<file path="flow/config.mk">
export PLATFORM = sky130hd
export DESIGN_NAME = ahb
export DESIGN_NICKNAME = ahb
export VERILOG_FILES = /design/flow/design.v
export SDC_FILE = /design/flow/constraint.sdc
export NUM_CORES = 4
export LEC_CHECK = 0
export ABC_AREA = 1
export CAP_MARGIN = 20
export CELL_PAD_IN_SITES_DETAIL_PLACEMENT = 0
export CELL_PAD_IN_SITES_GLOBAL_PLACEMENT = 3
export CORE_ASPECT_RATIO = 1.69
export CORE_MARGIN = 2
export CORE_UTILIZATION = 71
export CTS_CLUSTER_DIAMETER = 37
export CTS_CLUSTER_SIZE = 51
export GPL_TIMING_DRIVEN = 1
export HOLD_SLACK_MARGIN = 0.25
export MIN_ROUTING_LAYER = met2
export PLACE_DENSITY_LB_ADDON = 0.17
export SETUP_SLACK_MARGIN = 0.68
export SLEW_MARGIN = 40
</file>
<file path="flow/constraint.sdc">
create_clock -name core_clock -period 3.26 [get_ports {hclk}]
set_input_delay 0.6520 -clock core_clock [delete_from_list [all_inputs] [get_ports {hclk}]]
set_output_delay 0.6520 -clock core_clock [all_outputs]
set_load 0.01 [all_outputs]
</file>
<file path="flow/design.v">
module ahb (
            hclk
           ,hresetn
           ,htrans
           ,haddr
           ,hwdata
           ,hready_in
           ,hsel
           ,hwrite
           ,hsize
           ,hresp
           ,hready_out
           ,hrdata
           ,frame_num    
           ,sample_in_frame
           ,com_2_ovl
           ,max_point_fft_core
           ,alpha
           ,quarter
           ,fft_num
           ,fft_stage_number
           ,mel_num
           ,cep_num
           ,trigger
           );
input hclk;                       
input hresetn;                    
input [1:0]htrans;
input [11:0]haddr;
input [31:0]hwdata;
input hready_in;
input hsel;
input hwrite;
input [2:0]hsize;
output [1:0]hresp;
output hready_out;
output [31:0]hrdata; 
output [31:0]frame_num;            
output [31:0]sample_in_frame;      
output [31:0]com_2_ovl;            
output [31:0]max_point_fft_core;   
output [31:0]alpha;                
output [31:0]quarter;              
output [31:0]fft_num;              
output [31:0]fft_stage_number;     
output [31:0]mel_num;              
output [31:0]cep_num;              
output trigger;                    
wire hclk;
wire hresetn;
wire [1:0]htrans;
wire [11:0]haddr;
wire [31:0]hwdata;
wire hready_in;
wire hsel;
wire hwrite;
wire [2:0]hsize;
wire [1:0]hresp;
wire hready_out;
reg [31:0]hrdata; 
reg [31:0]frame_num;
reg [31:0]sample_in_frame;
reg [31:0]com_2_ovl;
reg [31:0]max_point_fft_core;
reg [31:0]alpha;
reg [31:0]quarter;
reg [31:0]fft_num;
reg [31:0]fft_stage_number;
reg [31:0]mel_num;
reg [31:0]cep_num;
reg [31:0]trigger_reg;
wire trigger;
reg wr_frame_num_sel;          
reg wr_sample_in_frame_sel;
reg wr_com_2_ovl_sel;
reg wr_max_point_fft_core_sel;
reg wr_alpha_sel;
reg wr_quarter_sel;
reg wr_fft_num_sel;
reg wr_fft_stage_number_sel;
reg wr_mel_num_sel;
reg wr_cep_num_sel;
reg wr_trigger_sel;
wire rd_frame_num_sel;
wire rd_sample_in_frame_sel;
wire rd_com_2_ovl_sel;
wire rd_max_point_fft_core_sel;
wire rd_alpha_sel;
wire rd_quarter_sel;
wire rd_fft_num_sel;
wire rd_fft_stage_number_sel;
wire rd_mel_num_sel;
wire rd_cep_num_sel;
wire rd_trigger_sel;
wire [31:0]nxt_frame_num;
wire [31:0]nxt_sample_in_frame;
wire [31:0]nxt_com_2_ovl;
wire [31:0]nxt_max_point_fft_core;
wire [31:0]nxt_alpha;
wire [31:0]nxt_quarter;
wire [31:0]nxt_fft_num;
wire [31:0]nxt_fft_stage_number;
wire [31:0]nxt_mel_num;
wire [31:0]nxt_cep_num;
wire [31:0]nxt_trigger_reg;
reg [2:0]temp_hsize;
wire [10:0]rd_sel_reg;
reg [31:0]nxt_hrdata;
wire wr_en;
wire rd_en;
assign wr_en = htrans[1] & hready_in & hsel & hwrite;
assign rd_en = htrans[1] & hready_in & hsel & ~hwrite;
always @(posedge hclk or negedge hresetn) begin
  if (!hresetn) begin
    wr_frame_num_sel <= 1'b0; 
  end
  else begin
    if (wr_en && (haddr[11:0] == 12'h000)) begin      
      wr_frame_num_sel <= 1'b1;
    end
    else begin
      wr_frame_num_sel <= 1'b0;
    end        
  end        
end        
always @(posedge hclk or negedge hresetn) begin
  if (!hresetn) begin
    wr_sample_in_frame_sel <= 1'b0; 
  end
  else begin
    if (wr_en && (haddr[11:0] == 12'h001)) begin      
      wr_sample_in_frame_sel <= 1'b1;
    end
    else begin
      wr_sample_in_frame_sel <= 1'b0;
    end        
  end        
end        
always @(posedge hclk or negedge hresetn) begin
  if (!hresetn) begin
    wr_com_2_ovl_sel <= 1'b0; 
  end
  else begin
    if (wr_en && (haddr[11:0] == 12'h002)) begin      
      wr_com_2_ovl_sel <= 1'b1;
    end
    else begin
      wr_com_2_ovl_sel <= 1'b0;
    end        
  end        
end        
always @(posedge hclk or negedge hresetn) begin
  if (!hresetn) begin
    wr_max_point_fft_core_sel <= 1'b0; 
  end
  else begin
    if (wr_en && (haddr[11:0] == 12'h003)) begin      
      wr_max_point_fft_core_sel <= 1'b1;
    end
    else begin
      wr_max_point_fft_core_sel <= 1'b0;
    end        
  end        
end        
always @(posedge hclk or negedge hresetn) begin
  if (!hresetn) begin
    wr_alpha_sel <= 1'b0; 
  end
  else begin
    if (wr_en && (haddr[11:0] == 12'h004)) begin      
      wr_alpha_sel <= 1'b1;
    end
    else begin
      wr_alpha_sel <= 1'b0;
    end        
  end        
end        
always @(posedge hclk or negedge hresetn) begin
  if (!hresetn) begin
    wr_quarter_sel <= 1'b0; 
  end
  else begin
    if (wr_en && (haddr[11:0] == 12'h005)) begin      
      wr_quarter_sel <= 1'b1;
    end
    else begin
      wr_quarter_sel <= 1'b0;
    end        
  end        
end        
always @(posedge hclk or negedge hresetn) begin
  if (!hresetn) begin
    wr_fft_num_sel <= 1'b0; 
  end
  else begin
    if (wr_en && (haddr[11:0] == 12'h006)) begin      
      wr_fft_num_sel <= 1'b1;
    end
    else begin
      wr_fft_num_sel <= 1'b0;
    end        
  end        
end        
always @(posedge hclk or negedge hresetn) begin
  if (!hresetn) begin
    wr_fft_stage_number_sel <= 1'b0; 
  end
  else begin
    if (wr_en && (haddr[11:0] == 12'h007)) begin      
      wr_fft_stage_number_sel <= 1'b1;
    end
    else begin
      wr_fft_stage_number_sel <= 1'b0;
    end        
  end        
end        
always @(posedge hclk or negedge hresetn) begin
  if (!hresetn) begin
    wr_mel_num_sel <= 1'b0; 
  end
  else begin
    if (wr_en && (haddr[11:0] == 12'h008)) begin      
      wr_mel_num_sel <= 1'b1;
    end
    else begin
      wr_mel_num_sel <= 1'b0;
    end        
  end        
end        
always @(posedge hclk or negedge hresetn) begin
  if (!hresetn) begin
    wr_cep_num_sel <= 1'b0; 
  end
  else begin
    if (wr_en && (haddr[11:0] == 12'h009)) begin      
      wr_cep_num_sel <= 1'b1;
    end
    else begin
      wr_cep_num_sel <= 1'b0;
    end        
  end        
end        
always @(posedge hclk or negedge hresetn) begin
  if (!hresetn) begin
    wr_trigger_sel <= 1'b0; 
  end
  else begin
    if (wr_en && (haddr[11:0] == 12'h00a)) begin      
      wr_trigger_sel <= 1'b1;
    end
    else begin
      wr_trigger_sel <= 1'b0;
    end        
  end        
end        
assign rd_frame_num_sel =          (rd_en & (haddr[11:0] == 12'h000))? 1'b1:1'b0;
assign rd_sample_in_frame_sel =    (rd_en & (haddr[11:0] == 12'h001))? 1'b1:1'b0;
assign rd_com_2_ovl_sel =          (rd_en & (haddr[11:0] == 12'h002))? 1'b1:1'b0;
assign rd_max_point_fft_core_sel = (rd_en & (haddr[11:0] == 12'h003))? 1'b1:1'b0;
assign rd_alpha_sel =              (rd_en & (haddr[11:0] == 12'h004))? 1'b1:1'b0;
assign rd_quarter_sel =            (rd_en & (haddr[11:0] == 12'h005))? 1'b1:1'b0;
assign rd_fft_num_sel =            (rd_en & (haddr[11:0] == 12'h006))? 1'b1:1'b0;
assign rd_fft_stage_number_sel =   (rd_en & (haddr[11:0] == 12'h007))? 1'b1:1'b0;
assign rd_mel_num_sel =            (rd_en & (haddr[11:0] == 12'h008))? 1'b1:1'b0;
assign rd_cep_num_sel =            (rd_en & (haddr[11:0] == 12'h009))? 1'b1:1'b0;
assign rd_trigger_sel =            (rd_en & (haddr[11:0] == 12'h00a))? 1'b1:1'b0;
always @(posedge hclk or negedge hresetn) begin
  if (!hresetn) begin
    temp_hsize <= 3'b0; 
  end
  else begin
    temp_hsize <= hsize; 
  end
end        
assign nxt_frame_num =          (wr_frame_num_sel &          (temp_hsize == 2'h2))? hwdata[31:0]:frame_num;
assign nxt_sample_in_frame =    (wr_sample_in_frame_sel &    (temp_hsize == 2'h2))? hwdata[31:0]:sample_in_frame;
assign nxt_com_2_ovl =          (wr_com_2_ovl_sel &          (temp_hsize == 2'h2))? hwdata[31:0]:com_2_ovl;
assign nxt_max_point_fft_core = (wr_max_point_fft_core_sel & (temp_hsize == 2'h2))? hwdata[31:0]:max_point_fft_core;
assign nxt_alpha =              (wr_alpha_sel &              (temp_hsize == 2'h2))? hwdata[31:0]:alpha;
assign nxt_quarter =            (wr_quarter_sel &            (temp_hsize == 2'h2))? hwdata[31:0]:quarter;
assign nxt_fft_num =            (wr_fft_num_sel &            (temp_hsize == 2'h2))? hwdata[31:0]:fft_num;
assign nxt_fft_stage_number =   (wr_fft_stage_number_sel &   (temp_hsize == 2'h2))? hwdata[31:0]:fft_stage_number;
assign nxt_mel_num =            (wr_mel_num_sel &            (temp_hsize == 2'h2))? hwdata[31:0]:mel_num;
assign nxt_cep_num =            (wr_cep_num_sel &            (temp_hsize == 2'h2))? hwdata[31:0]:cep_num;
assign nxt_trigger_reg =        (wr_trigger_sel &            (temp_hsize == 2'h2))? {31'b0,hwdata[0]}:trigger_reg;
always @(posedge hclk or negedge hresetn) begin
  if (!hresetn) begin
    frame_num <= 32'b0; 
  end
  else begin
    frame_num <= nxt_frame_num;
  end        
end        
always @(posedge hclk or negedge hresetn) begin
  if (!hresetn) begin
    sample_in_frame <= 32'b0; 
  end
  else begin
    sample_in_frame <= nxt_sample_in_frame;
  end        
end        
always @(posedge hclk or negedge hresetn) begin
  if (!hresetn) begin
    com_2_ovl <= 32'b0; 
  end
  else begin
    com_2_ovl <= nxt_com_2_ovl;
  end        
end        
always @(posedge hclk or negedge hresetn) begin
  if (!hresetn) begin
    max_point_fft_core <= 32'b0; 
  end
  else begin
    max_point_fft_core <= nxt_max_point_fft_core;
  end        
end        
always @(posedge hclk or negedge hresetn) begin
  if (!hresetn) begin
    alpha <= 32'b0; 
  end
  else begin
    alpha <= nxt_alpha;
  end        
end        
always @(posedge hclk or negedge hresetn) begin
  if (!hresetn) begin
    quarter <= 32'b0; 
  end
  else begin
    quarter <= nxt_quarter;
  end        
end        
always @(posedge hclk or negedge hresetn) begin
  if (!hresetn) begin
    fft_num <= 32'b0; 
  end
  else begin
    fft_num <= nxt_fft_num;
  end        
end        
always @(posedge hclk or negedge hresetn) begin
  if (!hresetn) begin
    fft_stage_number <= 32'b0; 
  end
  else begin
    fft_stage_number <= nxt_fft_stage_number;
  end        
end        
always @(posedge hclk or negedge hresetn) begin
  if (!hresetn) begin
    mel_num <= 32'b0; 
  end
  else begin
    mel_num <= nxt_mel_num;
  end        
end        
always @(posedge hclk or negedge hresetn) begin
  if (!hresetn) begin
    cep_num <= 32'b0; 
  end
  else begin
    cep_num <= nxt_cep_num;
  end        
end        
always @(posedge hclk or negedge hresetn) begin
  if (!hresetn) begin
    trigger_reg <= 32'b0; 
  end
  else begin
    trigger_reg <= nxt_trigger_reg;
  end        
end        
assign trigger = trigger_reg[0];
assign rd_sel_reg = {rd_trigger_sel,rd_cep_num_sel,rd_mel_num_sel,rd_fft_stage_number_sel,rd_fft_num_sel,rd_quarter_sel,rd_alpha_sel,rd_max_point_fft_core_sel,rd_com_2_ovl_sel,rd_sample_in_frame_sel,rd_frame_num_sel}; 
always @(rd_sel_reg or nxt_frame_num or nxt_sample_in_frame or nxt_com_2_ovl or nxt_max_point_fft_core or nxt_alpha or nxt_quarter or nxt_fft_num or nxt_fft_stage_number or nxt_mel_num or nxt_cep_num or nxt_trigger_reg) begin
  case (rd_sel_reg)
    11'b000_0000_0001: nxt_hrdata = nxt_frame_num;
    11'b000_0000_0010: nxt_hrdata = nxt_sample_in_frame;
    11'b000_0000_0100: nxt_hrdata = nxt_com_2_ovl;
    11'b000_0000_1000: nxt_hrdata = nxt_max_point_fft_core;
    11'b000_0001_0000: nxt_hrdata = nxt_alpha;
    11'b000_0010_0000: nxt_hrdata = nxt_quarter;
    11'b000_0100_0000: nxt_hrdata = nxt_fft_num;
    11'b000_1000_0000: nxt_hrdata = nxt_fft_stage_number;
    11'b001_0000_0000: nxt_hrdata = nxt_mel_num;
    11'b010_0000_0000: nxt_hrdata = nxt_cep_num;
    11'b100_0000_0000: nxt_hrdata = {31'b0, nxt_trigger_reg[0]};
    default:           nxt_hrdata = 32'b0;
  endcase        
end        
always @(posedge hclk or negedge hresetn) begin
  if (!hresetn) begin
    hrdata <= 32'b0; 
  end
  else begin
    hrdata <= nxt_hrdata;
  end        
end        
assign hresp = 2'b0;
assign hready_out = 1'b1;
endmodule
</file>
<file path="flow/run.sh">
#!/bin/bash
# the make line also repeats each setting of config.mk as NAME=value (left out here)
make -C /OpenROAD-flow-scripts/flow DESIGN_CONFIG=/design/flow/config.mk WORK_HOME=/design/flow/orfs CLKGATE_MAP_FILE= finish
</file>
==> results of run 1 <==
==> flow_summary.toml, run 1 <==
# implementation run metrics
[floorplan]
num_rows = 72
coreArea_sq_um = 22790
fp_util_pct = 71.79
dieArea_sq_um = 24320
die_width_microns = 120.8
die_h_microns = 201.4

[logic_synthesis]
syn_area_per_cell_sq_um = 7.404
top_area_share_pct = 56.12
yosysWarnings = 1
synthAdderAreaFrac_pct = 0
ys_seq_share_pct = 56.12
synth_area_sq_um = 16360
synthCells = 2210
synth-xor-area-share_pct = 0
synth-async-reset-ratio_pct = 100.0
top_cells_by_area = "dfrtp_1 (56%), nand2_1 (28%), nor2_1 (4.5%), inv_1 (3.5%), nand3_1 (2.2%)"
ys_top_cells_by_count = "nand2_1 (1215), dfrtp_1 (367), nor2_1 (198)"
edf_count = 0
simple_gate_share_pct = 35.13
aoi_share_pct = 1.957
synth.distinct_cells = 19
yosysChipArea_sq_um = 16360
logic_family = "simple AND/OR/NAND/NOR gates"
ys_ff = 367
ys_cells = 2210
yosysTopAreaCell = "dfrtp_1"
ys_sh_mux_pct = 0
yosysMostFrequentCell = "nand2_1"
yosys_most_used_dff = "dfrtp_1"

[outcome]
firstError = "[ERROR FLW-0024] Place density exceeds 1.0 (current PLACE_DENSITY_LB_ADDON =  0.17). Please check if the value of  PLACE_DENSITY_LB_ADDON is between 0 and 0.99."
haltStage = "global placement without I/O"
status = "did not finish"
==> run 2, diff against run 1 <==
- CAP_MARGIN: 20 -> 5
- CORE_ASPECT_RATIO: 1.69 -> 1.56
- CORE_UTILIZATION: 71 -> 27
- CTS_CLUSTER_DIAMETER: 37 -> unset
- CTS_CLUSTER_SIZE: 51 -> 87
- HOLD_SLACK_MARGIN: 0.25 -> unset
- MAX_ROUTING_LAYER: unset -> met4
- MIN_ROUTING_LAYER: met2 -> unset
- PLACE_DENSITY_LB_ADDON: 0.17 -> 0.23
- SETUP_SLACK_MARGIN: 0.68 -> -0.31
- SLEW_MARGIN: 40 -> 30
- TNS_END_PERCENT: unset -> 25
- clock period: 3.26 -> 3.94 ns (I/O delays scaled with it)
==> run 2 against run 1 <==
The run now finishes clean. Area after synthesis stayed put. Synthesized cell count stayed put. Die size increased to 2.6 times the previous value.
==> flow_summary.toml, run 2 <==
# synthesis and place-and-route metrics
[logic_synthesis]
synth-xor-area-share_pct = 0
logic_family = "simple AND/OR/NAND/NOR gates"
synth.distinct_cells = 19
syn_area_per_cell_sq_um = 7.404
yosysWarnings = 1
top_area_share_pct = 56.12
yosysTopAreaCell = "dfrtp_1"
synthCells = 2210
yosysMostFrequentCell = "nand2_1"
top_cells_by_area = "dfrtp_1 (56%), nand2_1 (28%), nor2_1 (4.5%), inv_1 (3.5%), nand3_1 (2.2%)"
ys_cells = 2210
synth-async-reset-ratio_pct = 100.0
simple_gate_share_pct = 35.13
yosysChipArea_sq_um = 16360
aoi_share_pct = 1.957
ys_sh_mux_pct = 0
synthAdderAreaFrac_pct = 0
ys_seq_share_pct = 56.12
synth_area_sq_um = 16360
ys_top_cells_by_count = "nand2_1 (1215), dfrtp_1 (367), nor2_1 (198)"
ys_ff = 367
yosys_most_used_dff = "dfrtp_1"
edf_count = 0

[finish]
fin_cells = 3411
postLayoutCellArea_sq_um = 22770
layout.nets = 2639
nFillCells = 6279
regArea_sq_um = 9184
combGateArea_sq_um = 6115
area_delta_synth_final_pct = 39.16

[detailed_routing]
dr_wl_met3_microns = 4763
routedWlPerCell_microns = 22.78
wl_met1_microns = 27840
finalWirelength_microns = 77710
via_per_inst = 4.459
drc = 0
ant_nets = 0
drt_pass1_iterations = 5
top_layer_used = "met4"
routed-via-count = 15210
diodes = 0
first_iter_violations = 722
wl_met2_microns = 41640

[clock_tree]
cts_resized = 0
path_clk_slew_ps = 60
h-tree-depth = 2
post_cts_buffers = 0
cts_sinks = 367
insertion_delay_ps = 560
numCtsBuffers = 41
cts_root_buf = "clkbuf_16"
tritoncts = "yes"
hold_buffers = 0
cts_buffer_depth = 3

[place]
place_area_sq_um = 21420
place_ws_ps = 479.2
portBuffers = 405
dp_hpwl_microns = 55150
placedCellCount = 3340
place.gp.congestion = 0.8934

[global_route]
overflow = 0
grt_max_degree = 100
grt_pass1_wl_microns = 111700
grt_use_total_pct = 25.32
antenna_found_initial = 0
grt_pass1_vias = 15796

[setup_path]
path_common_cell = "nand2_1"
cp_top_family = "buffers and inverters"
timing.rr.start = "temp_hsize[0]$_DFF_PN0_"
worst-endpoint-arrival_ps = 3220
path_class = "primary input to flip-flop"
critPathSlowestCell = "clkinv_1"
cp-end-kind = "flip-flop"
cp_cell_sequence = "clkdlybuf4s50_1, inv_1, nand2_1, nor2_1, nand3_1, clkinv_1, nand2_1, nand2_1, nor2_1, nand3_1"
crit_fanout = 19
r2r_slack_ps = 1250
path_buffers = 3
reg2reg_to = "hrdata[20]$_DFF_PN0_"
cp.depth = 10
reg2regPathDepth = 10
crit_start = "haddr[0]"
cp-endpoint = "hrdata[17]$_DFF_PN0_"
cp-start-kind = "primary input"
worstPathRequired_ps = 4340
critPathMaxStageDelay_ps = 630

[sta]
fmax_mhz = 355.3
rsz0062_at_grt = "no"
fin_crit_ps = 2814
worst_pin_slew_ps = 877.4
hold_violations = 0
skew_ps = 9.619
maxSlewViolCount = 0
worst_slew_margin_rel_pct = 41.51
fin_crit_sh_pct = 71.43
setup_ws_ps = 1126
setup_tns_ps = 0
setup_viol = 0

[power]
power_leader = "the clock network"
p_clk_share_pct = 49.7
seq_power_mw = 3.77
design_power_total_mw = 8.006
powerClk_mw = 3.98
combPwrFrac_pct = 3.2
swShare_pct = 23.45
p_sw_mw = 1.877
pg_comb_mw = 0.259
powerDensity_nw_per_um2 = 351.6
p_int_mw = 6.129
vdd_drop_max_mv = 0.2370
leakage_nw = 11.32
p_seq_share_pct = 47.1

[floorplan]
fp_util_pct = 27.35
ios = 410
num_rows = 112
coreArea_sq_um = 59840
die_width_microns = 201.1
die_h_microns = 311.5
dieArea_sq_um = 62640

[outcome]
status = "timing/DRC/antenna clean"

[worst_hold_path]
hold_class = "primary input to asynchronous set/reset pin"

[flow_run]
cap_violations = 0
warning_count = 27
==> run 2: stage by stage <==
step           utilization (%)  hold WS [ps]
6_report                 38.05         275.1
5_1_grt                  38.05         348.4
4_1_cts                  38.05         344.2
3_5_place_dp             35.80         483.7
3_3_place_gp             35.80         480.8
2_1_floorplan                -         492.4
==> run 2: cell type report <==
cell class              count  share of cell area, %
flip-flops and latches    367                  40.33
clock buffers              62                  5.610
repair buffers            458                  19.96
multi-input cells        1563                  26.85
well taps                 798                  4.385
inverters                 154                  2.539
clock inverters             9                 0.3242
==> run 2: per-layer routing <==
metal,vias up,track usage (%)
met5,-,-
met4,0,10.22
met3,123,5.219
met2,486,46.75
met1,7230,25.95
li1,7371,-
==> run 3, diff against run 2 <==
- ABC_AREA: 1 -> unset
- CAP_MARGIN: 5 -> 20
- CELL_PAD_IN_SITES_DETAIL_PLACEMENT: 0 -> unset
- CELL_PAD_IN_SITES_GLOBAL_PLACEMENT: 3 -> unset
- CORE_ASPECT_RATIO: 1.56 -> unset
- CORE_UTILIZATION: 27 -> 66
- CTS_CLUSTER_SIZE: 87 -> 85
- GPL_TIMING_DRIVEN: 1 -> unset
- MAX_ROUTING_LAYER: met4 -> unset
- PLACE_DENSITY_LB_ADDON: 0.23 -> unset
- SETUP_SLACK_MARGIN: -0.31 -> 1.87
- SLEW_MARGIN: 30 -> 20
- TNS_END_PERCENT: 25 -> unset
- clock period: 3.94 -> 6.55 ns (I/O delays scaled with it)
==> run 3 against run 2 <==
Die size shrank 60%. Flip-flop count did not move. First-iteration DRC count grew 78%. Combinational power fell by 52%. Largest cell class unchanged. Still clean on timing, DRC and antenna. Non-clock buffer count decreased by 31. Global-route usage grew 18 points. Worst setup slack improved by 1700 ps. Total power fell by 43%. Via count shrank 18%.
==> flow_summary.toml, run 3 <==
# synthesis and place-and-route metrics
[power]
seq_power_mw = 2.27
vdd_drop_max_mv = 0.1826
powerClk_mw = 2.20
powerDensity_nw_per_um2 = 215.5
p_sw_mw = 0.9996
leakage_nw = 10.35
p_clk_share_pct = 47.8
combPwrFrac_pct = 2.7
power_leader = "registers"
pg_comb_mw = 0.125
p_int_mw = 3.592
p_seq_share_pct = 49.5
swShare_pct = 21.77

[sta]
skew_ps = 20.45
fmax_mhz = 266.0
setup_viol = 0
worst_pin_slew_ps = 1059
setup_tns_ps = 0
hold_violations = 0
fin_crit_ps = 3759
maxSlewViolCount = 0
fin_crit_sh_pct = 57.39
worst_slew_margin_rel_pct = 29.40
hold-worst-slack_ps = 518.6
rsz0062_at_grt = "no"

[setup_path]
r2r_slack_ps = 3080
cp.depth = 6
critPathMaxStageDelay_ps = 790
critPathSlowestCell = "clkdlybuf4s50_1"
cp-endpoint = "hrdata[17]$_DFF_PN0_"
path_common_cell = "a2111o_1"
crit_start = "haddr[3]"
worstPathRequired_ps = 6950
cp-end-kind = "flip-flop"
path_buffers = 1
reg2regPathDepth = 6
crit_fanout = 28
cp_top_family = "AND-OR/OR-AND gates"
timing.rr.start = "temp_hsize[2]$_DFF_PN0_"
cp_cell_sequence = "clkdlybuf4s50_1, and4b_1, and4_2, a22o_1, a2111o_1, a2111o_1"
worst-endpoint-arrival_ps = 4150
path_class = "primary input to flip-flop"
cp-start-kind = "primary input"
reg2reg_to = "hrdata[10]$_DFF_PN0_"

[logic_synthesis]
yosysTopAreaCell = "dfrtp_1"
ys_ff = 367
yosys_most_used_dff = "dfrtp_1"
synth-xor-area-share_pct = 0
yosysMostFrequentCell = "dfrtp_1"
synthCells = 1100
edf_count = 0
simple_gate_share_pct = 5.821
synth_area_sq_um = 15860
ys_seq_share_pct = 57.90
synthAdderAreaFrac_pct = 0
ys_top_cells_by_count = "dfrtp_1 (367), mux2_2 (274), a22o_1 (83)"
ys_sh_mux_pct = 22.98
top_cells_by_area = "dfrtp_1 (58%), mux2_2 (19%), a22o_1 (4.6%), a2111o_1 (4.0%), and2_1 (2.0%)"
yosysWarnings = 1
top_area_share_pct = 57.90
yosysChipArea_sq_um = 15860
ys_cells = 1100
syn_area_per_cell_sq_um = 14.42
synth.distinct_cells = 36
aoi_share_pct = 9.449
synth-async-reset-ratio_pct = 100.0
logic_family = "multiplexers"

[clock_tree]
cts_resized = 0
insertion_delay_ps = 530
numCtsBuffers = 38
tritoncts = "yes"
path_clk_slew_ps = 60
post_cts_buffers = 0
h-tree-depth = 2
cts_root_buf = "clkbuf_16"
hold_buffers = 0
cts_sinks = 367
cts_buffer_depth = 3

[flow_run]
warning_count = 33
cap_violations = 0

[detailed_routing]
drc = 0
finalWirelength_microns = 57210
first_iter_violations = 1285
via_per_inst = 6.844
routed-via-count = 12476
drt_pass1_iterations = 7
routedWlPerCell_microns = 31.38
ant_nets = 0

[worst_hold_path]
min_to = "alpha[3]$_DFF_PN0_"
hold_class = "flip-flop to flip-flop"
whs_path_depth = 2
min_from = "alpha[3]$_DFF_PN0_"

[global_route]
overflow = 0
antenna_found_initial = 1
grt_use_total_pct = 43.51
grt_pass1_wl_microns = 83190
grt_max_degree = 144
grt_pass1_vias = 12959

[place]
place_area_sq_um = 20020
place.gp.congestion = 0.8752
dp_hpwl_microns = 33100
portBuffers = 405

[floorplan]
die_h_microns = 159.0
coreArea_sq_um = 23540
dieArea_sq_um = 25290
fp_util_pct = 67.38
num_rows = 56
die_width_microns = 159.0
ios = 410

[finish]
area_delta_synth_final_pct = 34.30
utilization_pct = 90.49
postLayoutCellArea_sq_um = 21300
layout.nets = 1529

[outcome]
status = "timing/DRC/antenna clean"
[run 3: stage by stage]
stage                     power (mW)  setup slack (ps)  cells
after floorplan                2.332              3313   1101
after global placement         2.430              2478   1753
after detailed placement       2.432              2429   1753
after CTS                      4.575              2902   1821
after global routing           4.700              2768   1823
final                          4.592              2791   1823
[run 3: metal layers]
| metal | GRT usage [%] | wire [microns] |
|---|---|---|
| met1 | 52.24 | 19930 |
| met2 | 70.81 | 27170 |
| met3 | 12.71 | 6356 |
| met4 | 24.88 | 3762 |
| met5 | 0 | 0 |
[run 3: layout make-up]
type / instances / area (sq um)
diodes: 1 / 2.502
clock buffers: 61 / 1191
clock inverters: 7 / 62.56
fillers: 882 / 2238
inverters: 26 / 97.59
multi-input cells: 615 / 6098
flip-flops and latches: 367 / 9184
well taps: 319 / 399.1
repair buffers: 427 / 4269
==> run 4, diff against run 3 <==
- CORE_ASPECT_RATIO: unset -> 1.99
- CORE_UTILIZATION: 66 -> 40
- CTS_CLUSTER_SIZE: 85 -> unset
- MIN_ROUTING_LAYER: unset -> met2
- PLACE_DENSITY_LB_ADDON: unset -> 0.2
- SETUP_SLACK_MARGIN: 1.87 -> unset
- clock period: 6.55 -> 10.0 ns (I/O delays scaled with it)
==> run 4 against run 3 <==
Non-clock buffer count down 6. Die size up 64%. First-iteration DRC count rose by 86%. Still clean on timing, DRC and antenna. Total power fell by 36%. Via count is 23% higher. Largest power group unchanged. Global-route usage down 2.4 points. Highest routed layer is now met5. Area after synthesis stayed put. Worst setup slack gained 2700 ps. Clock-buffer cell count decreased by 8.
==> flow_summary.toml, run 4 <==
# synthesis and place-and-route metrics
[logic_synthesis]
yosysWarnings = 1
synth-async-reset-ratio_pct = 100.0
edf_count = 0
synthAdderAreaFrac_pct = 0
top_cells_by_area = "dfrtp_1 (58%), mux2_2 (19%), a22o_1 (4.6%), a2111o_1 (4.0%), and2_1 (2.0%)"
synthCells = 1100
ys_sh_mux_pct = 22.98
ys_cells = 1100
logic_family = "multiplexers"
yosys_most_used_dff = "dfrtp_1"
top_area_share_pct = 57.90
synth-xor-area-share_pct = 0
ys_ff = 367
yosysChipArea_sq_um = 15860
simple_gate_share_pct = 5.821
ys_top_cells_by_count = "dfrtp_1 (367), mux2_2 (274), a22o_1 (83)"
synth.distinct_cells = 36
syn_area_per_cell_sq_um = 14.42
aoi_share_pct = 9.449
synth_area_sq_um = 15860
yosysTopAreaCell = "dfrtp_1"
yosysMostFrequentCell = "dfrtp_1"
ys_seq_share_pct = 57.90

[power]
p_sw_mw = 0.6507
power_leader = "registers"
vdd_drop_max_mv = 0.1066
seq_power_mw = 1.49
combPwrFrac_pct = 2.8
p_seq_share_pct = 50.7
swShare_pct = 22.22
leakage_nw = 10.23
p_clk_share_pct = 46.5
powerDensity_nw_per_um2 = 137.2
pg_comb_mw = 0.0811
p_int_mw = 2.278
powerClk_mw = 1.36

[setup_path]
worst-endpoint-arrival_ps = 4940
cp-endpoint = "hrdata[15]$_DFF_PN0_"
path_buffers = 1
cp.depth = 6
crit_start = "haddr[2]"
critPathMaxStageDelay_ps = 1080
reg2reg_to = "hrdata[18]$_DFF_PN0_"
cp-end-kind = "flip-flop"
path_common_cell = "a2111o_1"
cp-start-kind = "primary input"
cp_cell_sequence = "clkdlybuf4s50_1, nor4bb_1, and4_2, a22o_1, a2111o_1, a2111o_1"
r2r_slack_ps = 6490
critPathSlowestCell = "and4_2"
cp_top_family = "simple AND/OR/NAND/NOR gates"
crit_fanout = 26
path_class = "primary input to flip-flop"
timing.rr.start = "temp_hsize[0]$_DFF_PN0_"
reg2regPathDepth = 6
worstPathRequired_ps = 10460

[place]
portBuffers = 405
dp_hpwl_microns = 36100
place.gp.congestion = 0.8746
place_area_sq_um = 20230
place_ws_ps = 5086

[clock_tree]
tritoncts = "yes"
cts_root_buf = "clkbuf_16"
cts_sinks = 367
cts_buffer_depth = 3
h-tree-depth = 2
cts_resized = 0
numCtsBuffers = 35
path_clk_slew_ps = 60
hold_buffers = 0
insertion_delay_ps = 530
post_cts_buffers = 0

[flow_run]
warning_count = 29
cap_violations = 0

[detailed_routing]
drt_pass1_iterations = 8
routedWlPerCell_microns = 29.31
wl_met2_microns = 30690
top_layer_used = "met5"
dr_wl_met3_microns = 22290
diodes = 0
finalWirelength_microns = 58890
wl_met1_microns = 0
drc = 0
ant_nets = 0
via_per_inst = 7.615
routed-via-count = 15298
first_iter_violations = 2396

[worst_hold_path]
hold_class = "flip-flop to flip-flop"
min_from = "fft_num[22]$_DFF_PN0_"
whs_path_depth = 1
min_to = "fft_num[22]$_DFF_PN0_"

[sta]
fmax_mhz = 223.2
setup_viol = 0
worst_pin_slew_ps = 1271
maxSlewViolCount = 0
worst_slew_margin_rel_pct = 15.24
setup_tns_ps = 0
fin_crit_sh_pct = 44.80
hold-worst-slack_ps = 520.9
setup_ws_ps = 5520
fin_crit_ps = 4480
rsz0062_at_grt = "no"
skew_ps = 14.60
hold_violations = 0

[floorplan]
fp_util_pct = 40.22
die_width_microns = 145.2
ios = 410
dieArea_sq_um = 41360
coreArea_sq_um = 39440
die_h_microns = 284.9
num_rows = 103

[global_route]
overflow = 0
grt_use_total_pct = 41.11
grt_max_degree = 163
grt_pass1_vias = 17526
antenna_found_initial = 0
grt_pass1_wl_microns = 84920

[finish]
postLayoutCellArea_sq_um = 21340
layout.nets = 1520
nFillCells = 3420
area_delta_synth_final_pct = 34.55

[outcome]
status = "timing/DRC/antenna clean"
[run 4: final cells by class]
class                   count  area, sq um  area share (%)
inverters                  26        97.59          0.4573
clock inverters             2        60.06          0.2814
flip-flops and latches    367         9184           43.03
multi-input cells         615         6107           28.61
repair buffers            421         4192           19.64
clock buffers              53         1046           4.901
well taps                 525        656.9           3.078
[run 4: routing by layer]
metal / vias to the layer above / track usage [%]
li1: 4735 / -
met1: 5209 / -
met2: 4861 / 52.88
met3: 489 / 50.58
met4: 4 / 9.706
met5: - / 6.395
[run 4: metrics by stage]
stage	util (%)	cells	total power, mW
final	54.12	2009	2.929
after floorplan	-	1101	1.527
after global routing	54.12	2009	2.999
after global placement	51.31	1954	1.592
after CTS	54.12	2009	2.924
after detailed placement	51.31	1954	1.594
==> run 5, diff against run 4 <==
- ABC_AREA: unset -> 1
- CAP_MARGIN: 20 -> 5
- CELL_PAD_IN_SITES_DETAIL_PLACEMENT: unset -> 0
- CELL_PAD_IN_SITES_GLOBAL_PLACEMENT: unset -> 3
- CORE_ASPECT_RATIO: 1.99 -> 1.56
- CORE_UTILIZATION: 40 -> 27
- CTS_CLUSTER_SIZE: unset -> 87
- GPL_TIMING_DRIVEN: unset -> 1
- MAX_ROUTING_LAYER: unset -> met5
- MIN_ROUTING_LAYER: met2 -> unset
- PLACE_DENSITY_LB_ADDON: 0.2 -> 0.23
- SETUP_SLACK_MARGIN: unset -> -0.31
- SLEW_MARGIN: 20 -> 25
- TNS_END_PERCENT: unset -> 80
- clock period: 10.0 -> 3.94 ns (I/O delays scaled with it)
==> run 5 against run 4 <==
Sequential power increased to 2.5 times the previous value. Still clean on timing, DRC and antenna. Clock skew fell by 4.5 ps. Largest power group is now the clock network. Highest routed layer is now met4. Clock power rose to 2.9 times the previous value. First-iteration DRC count fell by 69%. Cell count increased by 70%. Global-route usage fell by 17 points. Area after synthesis increased by 3.2%. Synthesized cell count grew 100%. Critical path depth is 4 higher. Cell area up 6.7%.
==> flow_summary.toml, run 5 <==
# synthesis and place-and-route metrics
[logic_synthesis]
yosysChipArea_sq_um = 16360
synth-async-reset-ratio_pct = 100.0
yosys_most_used_dff = "dfrtp_1"
logic_family = "simple AND/OR/NAND/NOR gates"
yosysWarnings = 1
ys_sh_mux_pct = 0
synth_area_sq_um = 16360
yosysMostFrequentCell = "nand2_1"
synth.distinct_cells = 19
synthCells = 2210
yosysTopAreaCell = "dfrtp_1"
ys_seq_share_pct = 56.12
ys_top_cells_by_count = "nand2_1 (1215), dfrtp_1 (367), nor2_1 (198)"
top_cells_by_area = "dfrtp_1 (56%), nand2_1 (28%), nor2_1 (4.5%), inv_1 (3.5%), nand3_1 (2.2%)"
edf_count = 0
ys_ff = 367
top_area_share_pct = 56.12
aoi_share_pct = 1.957
synthAdderAreaFrac_pct = 0
ys_cells = 2210
syn_area_per_cell_sq_um = 7.404
simple_gate_share_pct = 35.13
synth-xor-area-share_pct = 0

[floorplan]
coreArea_sq_um = 59840
die_h_microns = 311.5
fp_util_pct = 27.35
num_rows = 112
ios = 410
die_width_microns = 201.1
dieArea_sq_um = 62640

[clock_tree]
hold_buffers = 0
cts_resized = 0
cts_buffer_depth = 3
cts_sinks = 367
cts_root_buf = "clkbuf_16"
post_cts_buffers = 0
path_clk_slew_ps = 60
tritoncts = "yes"
h-tree-depth = 2
numCtsBuffers = 41
insertion_delay_ps = 560

[power]
combPwrFrac_pct = 3.2
leakage_nw = 11.32
p_sw_mw = 1.873
vdd_drop_max_mv = 0.2346
powerClk_mw = 3.97
p_int_mw = 6.129
p_seq_share_pct = 47.1
powerDensity_nw_per_um2 = 351.4
p_clk_share_pct = 49.6
pg_comb_mw = 0.259
power_leader = "the clock network"
swShare_pct = 23.41
seq_power_mw = 3.77

[sta]
fin_crit_sh_pct = 72.41
maxSlewViolCount = 0
fmax_mhz = 350.5
worst_slew_margin_rel_pct = 41.70
fin_crit_ps = 2853
worst_pin_slew_ps = 874.6
skew_ps = 10.05
hold_violations = 0
setup_viol = 0
rsz0062_at_grt = "no"
setup_tns_ps = 0

[finish]
combGateArea_sq_um = 6115
area_delta_synth_final_pct = 39.16
utilization_pct = 38.05
nFillCells = 6279
regArea_sq_um = 9184
layout.nets = 2639
fin_cells = 3411

[detailed_routing]
via_per_inst = 4.437
routed-via-count = 15136
drc = 0
first_iter_violations = 754
diodes = 0
drt_pass1_iterations = 5
routedWlPerCell_microns = 22.78
ant_nets = 0
finalWirelength_microns = 77720

[setup_path]
reg2regPathDepth = 10
worstPathRequired_ps = 4350
cp-endpoint = "hrdata[17]$_DFF_PN0_"
timing.rr.start = "temp_hsize[0]$_DFF_PN0_"
worst-endpoint-arrival_ps = 3260
cp_top_family = "buffers and inverters"
cp_cell_sequence = "clkdlybuf4s50_1, inv_1, nand2_1, nor2_1, nand3_1, clkinv_1, nand2_1, nand2_1, nor2_1, nand3_1"
path_buffers = 3
cp-start-kind = "primary input"
reg2reg_to = "hrdata[20]$_DFF_PN0_"
path_class = "primary input to flip-flop"
critPathMaxStageDelay_ps = 660
crit_fanout = 19
critPathSlowestCell = "clkinv_1"
r2r_slack_ps = 1250
path_common_cell = "nand2_1"
crit_start = "haddr[0]"
cp.depth = 10
cp-end-kind = "flip-flop"

[global_route]
grt_pass1_wl_microns = 111700
grt_pass1_vias = 15793
use_met1_pct = 25.55
grtUsageMet3_pct = 5.459
grt_max_degree = 100
use_met2_pct = 46.89
grt_use_total_pct = 24.55
overflow = 0
antenna_found_initial = 0
top_usage_layer = "met2"

[place]
place.gp.congestion = 0.8778
placedCellCount = 3340
portBuffers = 405
dp_hpwl_microns = 55150

[flow_run]
cap_violations = 0
warning_count = 27

[outcome]
status = "timing/DRC/antenna clean"

[worst_hold_path]
hold_class = "primary input to asynchronous set/reset pin"
-- run 5: through the flow --
stage          setup slack (ps)  total power, mW  hold slack [ps]  area [sq um]
2_1_floorplan              1865            3.902            492.4         16370
3_3_place_gp              477.7            4.113            480.8         21420
3_5_place_dp              479.2            4.114            483.7         21420
4_1_cts                    1081            8.141            344.2         22770
5_1_grt                    1007            8.286            346.1         22770
6_report                   1087            8.002            288.3         22770
-- run 5: area by class of cell --
type | count | share of cell area, %
clock buffers | 62 | 5.610
clock inverters | 9 | 0.3242
inverters | 154 | 2.539
multi-input cells | 1563 | 26.85
flip-flops and latches | 367 | 40.33
well taps | 798 | 4.385
repair buffers | 458 | 19.96
-- run 5: layer usage --
layer | wire length [microns] | vias up
met5 | 0 | -
met4 | 3458 | 0
met3 | 4692 | 112
met2 | 41900 | 457
met1 | 27660 | 7199
li1 | - | 7368
==> run 6, diff against run 5 <==
- ABC_AREA: 1 -> unset
- CAP_MARGIN: 5 -> 20
- CELL_PAD_IN_SITES_DETAIL_PLACEMENT: 0 -> unset
- CELL_PAD_IN_SITES_GLOBAL_PLACEMENT: 3 -> unset
- CORE_ASPECT_RATIO: 1.56 -> unset
- CORE_UTILIZATION: 27 -> 66
- CTS_CLUSTER_DIAMETER: unset -> 226
- CTS_CLUSTER_SIZE: 87 -> unset
- GPL_TIMING_DRIVEN: 1 -> unset
- MAX_ROUTING_LAYER: met5 -> unset
- PLACE_DENSITY_LB_ADDON: 0.23 -> unset
- SETUP_SLACK_MARGIN: -0.31 -> -0.45
- SLEW_MARGIN: 25 -> 20
- TNS_END_PERCENT: 80 -> unset
- clock period: 3.94 -> 6.51 ns (I/O delays scaled with it)
==> run 6 against run 5 <==
Clock power decreased by 43%. Combinational power decreased by 53%. Still clean. Critical path type unchanged. Area after synthesis decreased by 3.1%. Sequential share of layout area increased by 2.8 points. Hold slack improved by 240 ps. Global-route usage increased by 21 points. Non-clock buffer count decreased by 33. Via count decreased by 17%. Critical path depth decreased by 4. Flip-flop count unchanged.
==> flow_summary.toml, run 6 <==
# synthesis and place-and-route metrics
[outcome]
status = "timing/DRC/antenna clean"

[setup_path]
reg2regPathDepth = 6
cp-endpoint = "hrdata[10]$_DFF_PN0_"
worst-endpoint-arrival_ps = 4150
reg2reg_to = "hrdata[16]$_DFF_PN0_"
cp-start-kind = "primary input"
critPathSlowestCell = "clkdlybuf4s50_1"
cp_cell_sequence = "clkdlybuf4s50_1, and4b_1, and4_2, a22o_1, a2111o_1, a2111o_1"
worstPathRequired_ps = 6910
path_class = "primary input to flip-flop"
cp_top_family = "AND-OR/OR-AND gates"
critPathMaxStageDelay_ps = 780
cp.depth = 6
timing.rr.start = "temp_hsize[2]$_DFF_PN0_"
crit_start = "haddr[3]"
path_buffers = 1
path_common_cell = "a2111o_1"
crit_fanout = 28
cp-end-kind = "flip-flop"
r2r_slack_ps = 3070

[place]
place_ws_ps = 2358
place_area_sq_um = 20000
portBuffers = 405
dp_hpwl_microns = 33700
placedCellCount = 1752
place.gp.congestion = 0.9027

[logic_synthesis]
synth-xor-area-share_pct = 0
yosysWarnings = 1
ys_cells = 1100
simple_gate_share_pct = 5.821
yosysMostFrequentCell = "dfrtp_1"
synthCells = 1100
logic_family = "multiplexers"
edf_count = 0
aoi_share_pct = 9.449
ys_sh_mux_pct = 22.98
top_cells_by_area = "dfrtp_1 (58%), mux2_2 (19%), a22o_1 (4.6%), a2111o_1 (4.0%), and2_1 (2.0%)"
synthAdderAreaFrac_pct = 0
synth.distinct_cells = 36
yosysChipArea_sq_um = 15860
ys_ff = 367
ys_top_cells_by_count = "dfrtp_1 (367), mux2_2 (274), a22o_1 (83)"
top_area_share_pct = 57.90
synth-async-reset-ratio_pct = 100.0
yosysTopAreaCell = "dfrtp_1"
synth_area_sq_um = 15860
syn_area_per_cell_sq_um = 14.42
yosys_most_used_dff = "dfrtp_1"
ys_seq_share_pct = 57.90

[sta]
fmax_mhz = 266.7
hold-worst-slack_ps = 523.8
worst_pin_slew_ps = 1087
maxSlewViolCount = 0
setup_viol = 0
worst_slew_margin_rel_pct = 27.55
fin_crit_ps = 3750
setup_tns_ps = 0
fin_crit_sh_pct = 57.60
setup_ws_ps = 2760
hold_violations = 0
rsz0062_at_grt = "no"
skew_ps = 19.07

[clock_tree]
hold_buffers = 0
tritoncts = "yes"
cts_buffer_depth = 3
cts_root_buf = "clkbuf_16"
path_clk_slew_ps = 60
cts_sinks = 367
insertion_delay_ps = 540
cts_resized = 0
h-tree-depth = 2
numCtsBuffers = 37
post_cts_buffers = 0

[flow_run]
warning_count = 31
cap_violations = 0

[floorplan]
die_width_microns = 159.0
die_h_microns = 159.0
ios = 410
coreArea_sq_um = 23540
num_rows = 56
fp_util_pct = 67.38
dieArea_sq_um = 25290

[global_route]
overflow = 0
antenna_found_initial = 1
grt_pass1_vias = 13333
grt_pass1_wl_microns = 85990
grt_use_total_pct = 45.32
grt_max_degree = 185

[detailed_routing]
via_per_inst = 6.894
drc = 0
ant_nets = 0
routedWlPerCell_microns = 31.83
first_iter_violations = 1148
routed-via-count = 12541
drt_pass1_iterations = 5
finalWirelength_microns = 57890

[power]
combPwrFrac_pct = 2.6
p_seq_share_pct = 48.7
power_leader = "registers"
pg_comb_mw = 0.123
swShare_pct = 21.23
seq_power_mw = 2.28
leakage_nw = 10.34
p_int_mw = 3.696
powerClk_mw = 2.28
vdd_drop_max_mv = 0.2281
p_sw_mw = 0.9959
powerDensity_nw_per_um2 = 220.4
p_clk_share_pct = 48.7

[worst_hold_path]
min_to = "com_2_ovl[2]$_DFF_PN0_"
hold_class = "flip-flop to flip-flop"
whs_path_depth = 2
min_from = "com_2_ovl[2]$_DFF_PN0_"

[finish]
area_delta_synth_final_pct = 34.22
fin_cells = 1819
layout.nets = 1526
nFillCells = 893
postLayoutCellArea_sq_um = 21290
## run 6: final cells by class
class / count / area, sq um / share of cell area [%]
antenna: 1 / 2.502 / 0.01175
clock buffer: 56 / 1110 / 5.212
clock inverter: 10 / 178.9 / 0.8403
inverter: 26 / 97.59 / 0.4584
multi-input combinational: 615 / 6098 / 28.64
sequential: 367 / 9184 / 43.13
tap: 319 / 399.1 / 1.875
timing repair buffer: 425 / 4222 / 19.83
## run 6: metrics by stage
stage | utilization [%] | power (mW)
floorplan | - | 2.346
global placement | 84.95 | 2.444
detailed placement | 84.95 | 2.446
CTS | 90.43 | 4.678
global route | 90.44 | 4.786
finish | 90.44 | 4.692
## run 6: per-layer routing
layer	vias to the layer above	part of all wire (%)	GRT usage, %	wire length (microns)
met4	0	7.8	31.07	4543
met2	1077	47	72.55	27210
met1	6345	35	52.96	20170
met3	306	10	13.65	5965
met5	-	0	0	0
li1	4813	-	-	-
==> run 7, diff against run 6 <==
- CORE_UTILIZATION: 66 -> 70
- CTS_CLUSTER_DIAMETER: 226 -> unset
- CTS_CLUSTER_SIZE: unset -> 36
- HOLD_SLACK_MARGIN: unset -> -0.09
- SETUP_SLACK_MARGIN: -0.45 -> unset
- clock period: 6.51 -> 2.47 ns (I/O delays scaled with it)
==> run 7 against run 6 <==
Area after synthesis unchanged. Synthesized cell count unchanged. The flow now stops in clock tree synthesis. Die size down 5.6%.
==> flow_summary.toml, run 7 <==
# implementation run metrics
[floorplan]
num_rows = 55
die_width_microns = 154.5
coreArea_sq_um = 22430
dieArea_sq_um = 23880
ios = 410
die_h_microns = 154.5
fp_util_pct = 70.71

[logic_synthesis]
yosysMostFrequentCell = "dfrtp_1"
synth.distinct_cells = 36
ys_seq_share_pct = 57.90
yosysChipArea_sq_um = 15860
synth_area_sq_um = 15860
edf_count = 0
simple_gate_share_pct = 5.821
synthAdderAreaFrac_pct = 0
synthCells = 1100
yosysWarnings = 1
synth-async-reset-ratio_pct = 100.0
ys_cells = 1100
ys_ff = 367
synth-xor-area-share_pct = 0
ys_top_cells_by_count = "dfrtp_1 (367), mux2_2 (274), a22o_1 (83)"
ys_sh_mux_pct = 22.98
aoi_share_pct = 9.449
yosys_most_used_dff = "dfrtp_1"
top_cells_by_area = "dfrtp_1 (58%), mux2_2 (19%), a22o_1 (4.6%), a2111o_1 (4.0%), and2_1 (2.0%)"
yosysTopAreaCell = "dfrtp_1"
logic_family = "multiplexers"
top_area_share_pct = 57.90
syn_area_per_cell_sq_um = 14.42

[place]
dp_hpwl_microns = 44210
portBuffers = 405
place.gp.congestion = 0.9153

[outcome]
haltStage = "clock tree synthesis"
firstError = "[ERROR DPL-0038] Utilization greater than 100%, impossible to legalize"
status = "did not finish"
[run 7: per-stage QoR]
| stage | std cells | area (sq um) | util, % | setup WS [ps] |
|---|---|---|---|---|
| 2_1_floorplan | 1101 | 15870 | - | 2.103 |
| 3_3_place_gp | 1844 | 21260 | 94.78 | -439.3 |
| 3_5_place_dp | 1844 | 21260 | 94.78 | -568.6 |
==> run 8, diff against run 7 <==
- ABC_AREA: unset -> 1
- CELL_PAD_IN_SITES_DETAIL_PLACEMENT: unset -> 0
- CORE_UTILIZATION: 70 -> 60
- CTS_CLUSTER_SIZE: 36 -> 68
- HOLD_SLACK_MARGIN: -0.09 -> unset
- SETUP_SLACK_MARGIN: unset -> 0.14
- TNS_END_PERCENT: unset -> 80
- clock period: 2.47 -> 2.52 ns (I/O delays scaled with it)
==> run 8 against run 7 <==
Die size up 20%. Area after synthesis grew 3.2%. Now clean on timing, DRC and antenna. Synthesized cell count rose by 100%.
==> flow_summary.toml, run 8 <==
# synthesis and place-and-route metrics
[setup_path]
path_class = "flip-flop to flip-flop"
reg2reg_to = "hrdata[31]$_DFF_PN0_"
cp.depth = 13
crit_start = "temp_hsize[1]$_DFF_PN0_"
path_common_cell = "nand2_1"
critPathMaxStageDelay_ps = 350
cp-endpoint = "hrdata[31]$_DFF_PN0_"
timing.rr.start = "temp_hsize[1]$_DFF_PN0_"
path_buffers = 4
cp-start-kind = "flip-flop"
cp_top_family = "simple AND/OR/NAND/NOR gates"
critPathSlowestCell = "dfrtp_1"
r2r_slack_ps = 200
worst-endpoint-arrival_ps = 2700
cp-end-kind = "flip-flop"
reg2regPathDepth = 13
worstPathRequired_ps = 2900
crit_fanout = 17
cp_cell_sequence = "inv_1, nor2_1, nand2_1, buf_4, nor2_2, buf_4, buf_4, nand2_1, nand2_1, nand2_1, nand2_1, nor2_1, nand3_1"

[floorplan]
coreArea_sq_um = 26880
num_rows = 60
die_width_microns = 169.1
ios = 410
dieArea_sq_um = 28610
fp_util_pct = 60.88
die_h_microns = 169.1

[logic_synthesis]
top_area_share_pct = 56.12
yosysMostFrequentCell = "nand2_1"
logic_family = "simple AND/OR/NAND/NOR gates"
ys_cells = 2210
synth-xor-area-share_pct = 0
ys_top_cells_by_count = "nand2_1 (1215), dfrtp_1 (367), nor2_1 (198)"
yosys_most_used_dff = "dfrtp_1"
simple_gate_share_pct = 35.13
synthAdderAreaFrac_pct = 0
aoi_share_pct = 1.957
synth-async-reset-ratio_pct = 100.0
yosysChipArea_sq_um = 16360
ys_sh_mux_pct = 0
yosysTopAreaCell = "dfrtp_1"
ys_seq_share_pct = 56.12
edf_count = 0
synth.distinct_cells = 19
synthCells = 2210
ys_ff = 367
syn_area_per_cell_sq_um = 7.404
top_cells_by_area = "dfrtp_1 (56%), nand2_1 (28%), nor2_1 (4.5%), inv_1 (3.5%), nand3_1 (2.2%)"
synth_area_sq_um = 16360
yosysWarnings = 1

[sta]
hold-worst-slack_ps = 423.4
maxSlewViolCount = 0
setup_viol = 0
fin_crit_sh_pct = 92.19
worst_pin_slew_ps = 686.6
rsz0062_at_grt = "no"
setup_ws_ps = 196.8
fmax_mhz = 430.4
hold_violations = 0
worst_slew_margin_rel_pct = 54.12
setup_tns_ps = 0
fin_crit_ps = 2323
skew_ps = 18.26

[global_route]
antenna_found_initial = 2
grt_use_total_pct = 44.06
grt_pass1_vias = 16682
grt_max_degree = 72
overflow = 0
grt_pass1_wl_microns = 94540

[worst_hold_path]
whs_path_depth = 1
min_from = "hsize[0]"
hold_class = "primary input to flip-flop"
min_to = "temp_hsize[0]$_DFF_PN0_"

[place]
place_area_sq_um = 21140
place.gp.congestion = 1.005
portBuffers = 405
place_ws_ps = -12.03
dp_hpwl_microns = 43220

[detailed_routing]
finalWirelength_microns = 63310
first_iter_violations = 2276
ant_nets = 0
routed-via-count = 16901
drt_pass1_iterations = 7
routedWlPerCell_microns = 21.29
via_per_inst = 5.685
drc = 0

[power]
power_leader = "registers"
powerClk_mw = 5.65
seq_power_mw = 5.90
swShare_pct = 21.93
powerDensity_nw_per_um2 = 533.1
p_int_mw = 9.328
p_clk_share_pct = 47.3
combPwrFrac_pct = 3.3
p_sw_mw = 2.620
leakage_nw = 11.42
vdd_drop_max_mv = 0.4831
p_seq_share_pct = 49.4
pg_comb_mw = 0.398

[finish]
postLayoutCellArea_sq_um = 22410
layout.nets = 2659
area_delta_synth_final_pct = 36.96

[clock_tree]
insertion_delay_ps = 530
numCtsBuffers = 38
path_clk_slew_ps = 60
cts_buffer_depth = 3
tritoncts = "yes"
cts_root_buf = "clkbuf_16"
h-tree-depth = 2
cts_sinks = 367

[outcome]
status = "timing/DRC/antenna clean"

[flow_run]
warning_count = 29
cap_violations = 0
run 8: per-layer routing:
layer / wire (microns) / global-route usage [%] / up-vias / part of all wire [%]
met3: 7553 / 11.68 / 269 / 12
met5: 0 / 0 / - / 0
met2: 28990 / 69.80 / 1264 / 46
met1: 21450 / 52.91 / 7970 / 34
met4: 5314 / 30.62 / 0 / 8.4
li1: - / - / 7398 / -
run 8: timing repair:
item	4_1_cts	5_1_grt
hold endpoints to repair	51	0
setup endpoints to repair	2	13
buffers inserted	0	0
hold buffers	1	0
gates resized	1	2
run 8: final cells by class:
class	count	area, sq um
clock inverters	6	55.05
multi-input cells	1563	6122
repair buffers	481	4857
clock buffers	59	1184
fillers	1646	4464
inverters	154	578.1
well taps	341	426.7
diodes	2	5.005
flip-flops and latches	367	9184
run 8: through the flow:
stage	std cells	util (%)	total power, mW
global route	2971	83.37	12.22
finish	2973	83.39	11.95
detailed placement	2905	78.67	6.395
global placement	2905	78.67	6.389
CTS	2971	83.33	11.92
floorplan	2211	-	6.101
==> run 9, diff against run 8 <==
- ABC_AREA: 1 -> unset
- CELL_PAD_IN_SITES_DETAIL_PLACEMENT: 0 -> unset
- CORE_UTILIZATION: 60 -> 59
- CTS_CLUSTER_SIZE: 68 -> unset
- SETUP_SLACK_MARGIN: 0.14 -> unset
- TNS_END_PERCENT: 80 -> unset
- clock period: 2.52 -> 2.75 ns (I/O delays scaled with it)
==> run 9 against run 8 <==
Cell area rose by 0.37%. Cell count down 35%. Routed wire length is 17% lower. Largest cell class unchanged. Highest routed layer unchanged.
==> flow_summary.toml, run 9 <==
# synthesis and place-and-route metrics
[outcome]
status = "timing/DRC/antenna clean"

[global_route]
grt_max_degree = 86
overflow = 0
grt_use_total_pct = 37.26
antenna_found_initial = 2
grt_pass1_vias = 12860
grt_pass1_wl_microns = 78770

[setup_path]
reg2reg_to = "hrdata[23]$_DFF_PN0_"
worstPathRequired_ps = 3140
path_buffers = 1
cp-endpoint = "hrdata[23]$_DFF_PN0_"
crit_start = "temp_hsize[2]$_DFF_PN0_"
path_common_cell = "a2111o_1"
cp.depth = 6
worst-endpoint-arrival_ps = 3070
r2r_slack_ps = 70
cp-start-kind = "flip-flop"
reg2regPathDepth = 6
critPathSlowestCell = "dfrtp_2"
cp_cell_sequence = "and4bb_4, buf_12, mux2_2, a22o_1, a2111o_1, a2111o_1"
path_class = "flip-flop to flip-flop"
crit_fanout = 16
timing.rr.start = "temp_hsize[2]$_DFF_PN0_"
critPathMaxStageDelay_ps = 490
cp_top_family = "AND-OR/OR-AND gates"
cp-end-kind = "flip-flop"

[power]
seq_power_mw = 5.41
powerDensity_nw_per_um2 = 487.0
p_sw_mw = 2.304
p_int_mw = 8.652
pg_comb_mw = 0.326
design_power_total_mw = 10.96
swShare_pct = 21.03
p_seq_share_pct = 49.4
combPwrFrac_pct = 3.0
power_leader = "registers"
powerClk_mw = 5.22
vdd_drop_max_mv = 0.4186
leakage_nw = 10.94
p_clk_share_pct = 47.6

[sta]
rsz0062_at_grt = "no"
fin_crit_ps = 2676
worst_pin_slew_ps = 714.0
fin_crit_sh_pct = 97.31
fmax_mhz = 373.7
maxSlewViolCount = 0
skew_ps = 17.40
hold-worst-slack_ps = 14.46
setup_ws_ps = 73.96
setup_viol = 0
worst_slew_margin_rel_pct = 52.40
hold_violations = 0

[logic_synthesis]
synth-xor-area-share_pct = 0
yosysChipArea_sq_um = 15860
ys_cells = 1100
ys_top_cells_by_count = "dfrtp_1 (367), mux2_2 (274), a22o_1 (83)"
edf_count = 0
synthCells = 1100
yosysTopAreaCell = "dfrtp_1"
synth_area_sq_um = 15860
ys_ff = 367
logic_family = "multiplexers"
yosysWarnings = 1
aoi_share_pct = 9.449
top_area_share_pct = 57.90
synth-async-reset-ratio_pct = 100.0
yosysMostFrequentCell = "dfrtp_1"
ys_sh_mux_pct = 22.98
yosys_most_used_dff = "dfrtp_1"
simple_gate_share_pct = 5.821
top_cells_by_area = "dfrtp_1 (58%), mux2_2 (19%), a22o_1 (4.6%), a2111o_1 (4.0%), and2_1 (2.0%)"
synth.distinct_cells = 36
syn_area_per_cell_sq_um = 14.42
synthAdderAreaFrac_pct = 0
ys_seq_share_pct = 57.90

[clock_tree]
insertion_delay_ps = 520
cts_sinks = 367
post_cts_buffers = 0
path_clk_slew_ps = 60
cts_buffer_depth = 3
h-tree-depth = 2
tritoncts = "yes"
cts_root_buf = "clkbuf_16"
numCtsBuffers = 38
hold_buffers = 0

[detailed_routing]
via_per_inst = 6.210
finalWirelength_microns = 52850
ant_nets = 0
drt_pass1_iterations = 5
first_iter_violations = 887
drc = 0
routedWlPerCell_microns = 27.27
routed-via-count = 12035

[flow_run]
warning_count = 29
cap_violations = 0

[place]
place_ws_ps = -296.7
place.gp.congestion = 0.8964
portBuffers = 405
dp_hpwl_microns = 36600

[finish]
area_delta_synth_final_pct = 41.80
layout.nets = 1621

[floorplan]
die_width_microns = 168.0
num_rows = 60
dieArea_sq_um = 28210
fp_util_pct = 59.52
die_h_microns = 168.0
coreArea_sq_um = 26650
ios = 410

[worst_hold_path]
hold_class = "primary input to asynchronous set/reset pin"
==> run 9: per-stage QoR <==
stage	setup TNS, ps	std cells	utilization [%]	area, sq um
floorplan	0	1101	-	15870
global placement	-5488	1868	79.56	21200
detailed placement	-6745	1868	79.56	21200
CTS	0	1936	84.32	22470
global route	0	1938	84.40	22490
finish	0	1938	84.40	22490
==> run 9: layer usage <==
layer	global-route usage [%]	part of all wire, %
met5	0	0
met4	18.49	5.6
met3	9.779	8.5
met2	60.33	47
met1	46.88	39
==> run 9: what timing repair did <==
item	CTS	global route
gates resized	0	6
setup endpoints to repair	0	8
hold endpoints to repair	0	0
==> run 9: cell type report <==
class / instances / area (sq um)
clock inverters: 12 / 138.9
flip-flops and latches: 367 / 9186
multi-input cells: 615 / 6120
clock buffers: 56 / 1130
fillers: 1432 / 4156
inverters: 26 / 97.59
repair buffers: 519 / 5390
well taps: 341 / 426.7
diodes: 2 / 5.005
==> run 10, diff against run 9 <==
- ABC_AREA: unset -> 0
- CAP_MARGIN: 20 -> 40
- CORE_UTILIZATION: 59 -> 66
- CTS_CLUSTER_DIAMETER: unset -> 247
- CTS_CLUSTER_SIZE: unset -> 53
- HOLD_SLACK_MARGIN: unset -> -0.1
- SLEW_MARGIN: 20 -> 35
- TNS_END_PERCENT: unset -> 80
- clock period: 2.75 -> 2.47 ns (I/O delays scaled with it)
==> run 10 against run 9 <==
The flow now stops in clock tree synthesis. Area after synthesis is the same. Die size shrank 10%. Synthesized cell count is the same.
==> flow_summary.toml, run 10 <==
# implementation run metrics
[logic_synthesis]
yosysChipArea_sq_um = 15860
yosysMostFrequentCell = "dfrtp_1"
synth-async-reset-ratio_pct = 100.0
top_area_share_pct = 57.90
ys_top_cells_by_count = "dfrtp_1 (367), mux2_2 (274), a22o_1 (83)"
synth-xor-area-share_pct = 0
synthAdderAreaFrac_pct = 0
top_cells_by_area = "dfrtp_1 (58%), mux2_2 (19%), a22o_1 (4.6%), a2111o_1 (4.0%), and2_1 (2.0%)"
syn_area_per_cell_sq_um = 14.42
synthCells = 1100
synth.distinct_cells = 36
ys_cells = 1100
logic_family = "multiplexers"
ys_ff = 367
edf_count = 0
yosys_most_used_dff = "dfrtp_1"
ys_seq_share_pct = 57.90
simple_gate_share_pct = 5.821
ys_sh_mux_pct = 22.98
yosysTopAreaCell = "dfrtp_1"
yosysWarnings = 1
synth_area_sq_um = 15860
aoi_share_pct = 9.449

[floorplan]
die_width_microns = 159.0
fp_util_pct = 67.38
ios = 410
coreArea_sq_um = 23540
num_rows = 56
die_h_microns = 159.0
dieArea_sq_um = 25290

[place]
place.gp.congestion = 0.9797
portBuffers = 405
dp_hpwl_microns = 42230
place_area_sq_um = 21520
placedCellCount = 1901

[outcome]
haltStage = "clock tree synthesis"
firstError = "[ERROR DPL-0033] detailed placement checks failed during check placement."
status = "did not finish"
[run 10: metrics by stage]
stage / total power, mW / util (%) / setup WS [ps]
floorplan: 6.183 / - / 2.103
global placement: 6.521 / 91.41 / -408.1
detailed placement: 6.538 / 91.41 / -518.1
==> run 11, diff against run 10 <==
- ABC_AREA: 0 -> unset
- CAP_MARGIN: 40 -> 20
- CORE_ASPECT_RATIO: unset -> 0.61
- CORE_UTILIZATION: 66 -> 15
- CTS_CLUSTER_DIAMETER: 247 -> unset
- CTS_CLUSTER_SIZE: 53 -> unset
- GPL_TIMING_DRIVEN: unset -> 0
- HOLD_SLACK_MARGIN: -0.1 -> unset
- MIN_ROUTING_LAYER: unset -> met1
- PLACE_DENSITY: unset -> 0.49
- SETUP_SLACK_MARGIN: unset -> 0.52
- SLEW_MARGIN: 35 -> 0
- TNS_END_PERCENT: 80 -> unset
- clock period: 2.47 -> 4.72 ns (I/O delays scaled with it)
==> run 11 against run 10 <==
Now clean on timing, DRC and antenna. Die size rose to 4.3 times the previous value. Area after synthesis is the same. Synthesized cell count is the same.
==> flow_summary.toml, run 11 <==
# synthesis and place-and-route metrics
[flow_run]
cap_violations = 0
warning_count = 33

[clock_tree]
cts_root_buf = "clkbuf_16"
cts_sinks = 367
numCtsBuffers = 42
h-tree-depth = 2
tritoncts = "yes"
path_clk_slew_ps = 60
hold_buffers = 0
insertion_delay_ps = 600
cts_buffer_depth = 3

[logic_synthesis]
synth-async-reset-ratio_pct = 100.0
aoi_share_pct = 9.449
yosys_most_used_dff = "dfrtp_1"
simple_gate_share_pct = 5.821
synth_area_sq_um = 15860
ys_ff = 367
top_cells_by_area = "dfrtp_1 (58%), mux2_2 (19%), a22o_1 (4.6%), a2111o_1 (4.0%), and2_1 (2.0%)"
yosysTopAreaCell = "dfrtp_1"
top_area_share_pct = 57.90
synth.distinct_cells = 36
syn_area_per_cell_sq_um = 14.42
synth-xor-area-share_pct = 0
ys_sh_mux_pct = 22.98
yosysWarnings = 1
logic_family = "multiplexers"
synthCells = 1100
yosysMostFrequentCell = "dfrtp_1"
synthAdderAreaFrac_pct = 0
ys_seq_share_pct = 57.90
edf_count = 0
ys_cells = 1100
ys_top_cells_by_count = "dfrtp_1 (367), mux2_2 (274), a22o_1 (83)"
yosysChipArea_sq_um = 15860

[finish]
layout.nets = 1616
regArea_sq_um = 9184
combGateArea_sq_um = 6087
utilization_pct = 22.20
area_delta_synth_final_pct = 47.22
postLayoutCellArea_sq_um = 23350
nFillCells = 11221

[setup_path]
r2r_slack_ps = 610
crit_start = "temp_hsize[1]$_DFF_PN0_"
worst-endpoint-arrival_ps = 4560
cp_cell_sequence = "clkbuf_1, and4bb_1, buf_1, buf_2, buf_4, buf_2, mux2_2, a2111o_1"
cp.depth = 8
path_buffers = 5
cp-start-kind = "flip-flop"
timing.rr.start = "temp_hsize[1]$_DFF_PN0_"
path_class = "flip-flop to flip-flop"
cp-endpoint = "hrdata[7]$_DFF_PN0_"
reg2reg_to = "hrdata[7]$_DFF_PN0_"
critPathSlowestCell = "buf_1"
crit_fanout = 10
cp_top_family = "buffers and inverters"
critPathMaxStageDelay_ps = 590
reg2regPathDepth = 8
path_common_cell = "buf_2"
cp-end-kind = "flip-flop"
worstPathRequired_ps = 5170

[detailed_routing]
finalWirelength_microns = 85330
via_per_inst = 3.922
ant_nets = 0
first_iter_violations = 781
drc = 0
drt_pass1_iterations = 5
routedWlPerCell_microns = 28.25
routed-via-count = 11844

[sta]
fin_crit_ps = 4110
maxSlewViolCount = 0
hold_violations = 0
setup_viol = 0
worst_slew_margin_rel_pct = 44.14
rsz0062_at_grt = "no"
setup_ws_ps = 610.1
skew_ps = 20.65
worst_pin_slew_ps = 837.9
fmax_mhz = 243.3
fin_crit_sh_pct = 87.07

[place]
place_ws_ps = -284.0
place.gp.congestion = 0.8112
place_area_sq_um = 21990
dp_hpwl_microns = 61530
portBuffers = 400

[global_route]
antenna_found_initial = 20
grt_max_degree = 121
grt_pass1_vias = 12745
overflow = 0
grt_pass1_wl_microns = 112300
grt_use_total_pct = 15.36

[floorplan]
die_width_microns = 420.4
fp_util_pct = 15.08
num_rows = 93
coreArea_sq_um = 105200
dieArea_sq_um = 108400
ios = 410
die_h_microns = 258.0

[power]
p_sw_mw = 1.601
powerDensity_nw_per_um2 = 284.9
vdd_drop_max_mv = 0.2164
leakage_nw = 10.77
combPwrFrac_pct = 2.8
pg_comb_mw = 0.188
p_clk_share_pct = 49.8
p_int_mw = 5.052
power_leader = "the clock network"
seq_power_mw = 3.15
swShare_pct = 24.07
p_seq_share_pct = 47.3
powerClk_mw = 3.32

[outcome]
status = "timing/DRC/antenna clean"

[worst_hold_path]
hold_class = "primary input to asynchronous set/reset pin"
==> run 11: metrics by stage <==
step | total power [mW] | setup TNS [ps] | cells | hold WS, ps
2_1_floorplan | 3.236 | 0 | 1101 | 541.6
3_3_place_gp | 3.389 | -5164350 | 2926 | 498.6
3_5_place_dp | 3.398 | -2289 | 2943 | 494.1
4_1_cts | 6.736 | 0 | 3017 | 301.4
5_1_grt | 6.893 | 0 | 3019 | 323.4
6_report | 6.653 | 0 | 3020 | 315.8
==> run 11: metal layers <==
layer	wire, microns	share of wire, %	vias to the layer above	track usage [%]
met5	0	0	-	0
met4	2414	2.8	0	4.540
met3	5509	6.5	95	3.943
met2	40110	47	403	24.97
met1	37300	44	6322	20.00
li1	-	-	5024	-
==> run 11: timing repair <==
action,in CTS,in global routing
gates resized,4,3
buffers inserted,0,0
endpoints found under the setup margin,19,4
pin swaps,0,0
==> run 11: layout make-up <==
type / instances / share of cell area (%)
flip-flops and latches: 367 / 39.33
multi-input cells: 615 / 26.07
repair buffers: 417 / 18.51
well taps: 1425 / 7.635
clock buffers: 61 / 5.192
plain buffers: 93 / 2.266
clock inverters: 13 / 0.5572
inverters: 26 / 0.4179
diodes: 3 / 0.03215
Power is estimated from default activity; no workload was simulated.
